// alu_top
module alu_top (
    input             clk,
    input      [31:0] A,
    input      [31:0] B,
    input      [3:0]  ALU_Sel,
    output reg [31:0] ALU_Out,
    output reg        Carryout,
    output reg        Overflow
);
Size in the first run: ~4300 cells after synthesis, about 100 flip-flops, about 100 I/O pins, ~0.038 mm² of cells after synthesis.
clock: 8.48 ns
lec_check: 0
cap_margin: 5
core_margin: 2
core_utilization: 66
cts_cluster_diameter: 37
hold_slack_margin: -0.09
setup_slack_margin: 1.17
slew_margin: 20
run.sh (not shown) runs the stock make flow with config.mk's settings and CLKGATE_MAP_FILE=.
Change:
==> flow/config.mk (replaced) <==
export PLATFORM = sky130hd
export DESIGN_NAME = alu_top
export DESIGN_NICKNAME = alu_top
export VERILOG_FILES = /design/flow/design.v
export SDC_FILE = /design/flow/constraint.sdc
export NUM_CORES = 4
export LEC_CHECK = 0
export CAP_MARGIN = 20
export CORE_MARGIN = 2
export CORE_UTILIZATION = 40
export SETUP_SLACK_MARGIN = 1.26
export SLEW_MARGIN = 20
==> flow/constraint.sdc (replaced) <==
create_clock -name core_clock -period 8.62 [get_ports {clk}]
set_input_delay 1.7240 -clock core_clock [delete_from_list [all_inputs] [get_ports {clk}]]
set_output_delay 1.7240 -clock core_clock [all_outputs]
set_load 0.01 [all_outputs]
Sequential share of layout area decreases by 0.17 points.
Count of clock-buffer cells in the layout went down by 1.
Worst setup slack is better by 0.030 ns.
Hold slack gains 0.11 ns.
Design area rises by 3.4%.
Final cell count is higher by 10%.
Maximum frequency shrinks by 1.4%.
Global-route usage came out lower by 15 points.
Area after synthesis stays the same.
Clock skew climbs by 0.011 ns.

========
== juniper ==
Starting RTL as in the previous note.
make LEC_CHECK=0 CAP_MARGIN=15 CORE_ASPECT_RATIO=0.54 CORE_MARGIN=2 CORE_UTILIZATION=72 GPL_ROUTABILITY_DRIVEN=1 HOLD_SLACK_MARGIN=-0.04 MIN_ROUTING_LAYER=met1 PLACE_DENSITY=0.64 SETUP_SLACK_MARGIN=1.68 SLEW_MARGIN=20 TNS_END_PERCENT=75 finish   # period 6.67 ns
juniper finished all stages; however, its layout fails the closing checks, the failures being negative setup slack.
Relative to juniper, the following input files were edited for garnet:
- changing HOLD_SLACK_MARGIN from -0.04 to 0.28
- removing SETUP_SLACK_MARGIN (formerly 1.68)
- changing CORE_ASPECT_RATIO from 0.54 to 1.03
- changing TNS_END_PERCENT from 75 to 15
- setting CTS_CLUSTER_SIZE to 39 for the first time
- changing the clock period (ns, I/O delays scaled along) from 6.67 to 6.79
Notes after the runs:
Per the comparison of garnet with juniper, die area essentially unchanged, register area +about 1.1%, wire length went down by about 6%, async set-reset flop share out of synthesis did not really move, number of diodes added for antenna fixing grew by 1. As far as logic share of the area is concerned, juniper and garnet perform about the same. For garnet, the beginning of the critical path was a_q[6], unlike juniper, where it was b_q[2]. The layout from garnet, despite a flow that completed every stage, fails the layout checks, with the failing checks listed as negative setup slack.
Relative to garnet, the following input files were edited for lagoon:
- GPL_ROUTABILITY_DRIVEN changed from 1 to 0
- PLACE_DENSITY changed from 0.64 to 0.6
- HOLD_SLACK_MARGIN removed (was 0.28)
- CTS_CLUSTER_SIZE removed (was 39)
- CORE_UTILIZATION changed from 72 to 55
- the clock period (ns, I/O delays scaled along) changed from 6.79 to 10.2
==> results <==
lagoon: PASS, flow complete, no timing, DRC or antenna violations
In the final design statistics, lagoon uses fewer standard cells in total than garnet.
From garnet to lagoon the numbers moved as follows: minimum clock period after layout grew by 1.35 ns; clock skew shows a reduction of 0.0047 ns.
Diff garnet..lagoon | fraction of synthesized cell area in xor and xnor cells | negligible
The headroom to the max-slew limit in lagoon was lower than what garnet gave.
Modified inputs, delta compared to lagoon
- an added ABC_AREA of 1
- an added CTS_CLUSTER_SIZE of 11
- an added CTS_CLUSTER_DIAMETER of 330
Notes after the runs:
The flow did not stop early for delta: all stages ran, and the layout cleared the timing, design-rule and antenna checks. Summary of delta over lagoon: filler-free cell count of the finished design grew by 1577, worst hold slack shrank by 0.027 ns, post-detailed-placement half-perimeter wirelength grew by 18%. Vertical die dimension for delta: about 4% up relative to lagoon. Compared with lagoon, count of plain and timing-repair buffers in the layout in delta decreased by a few percent.
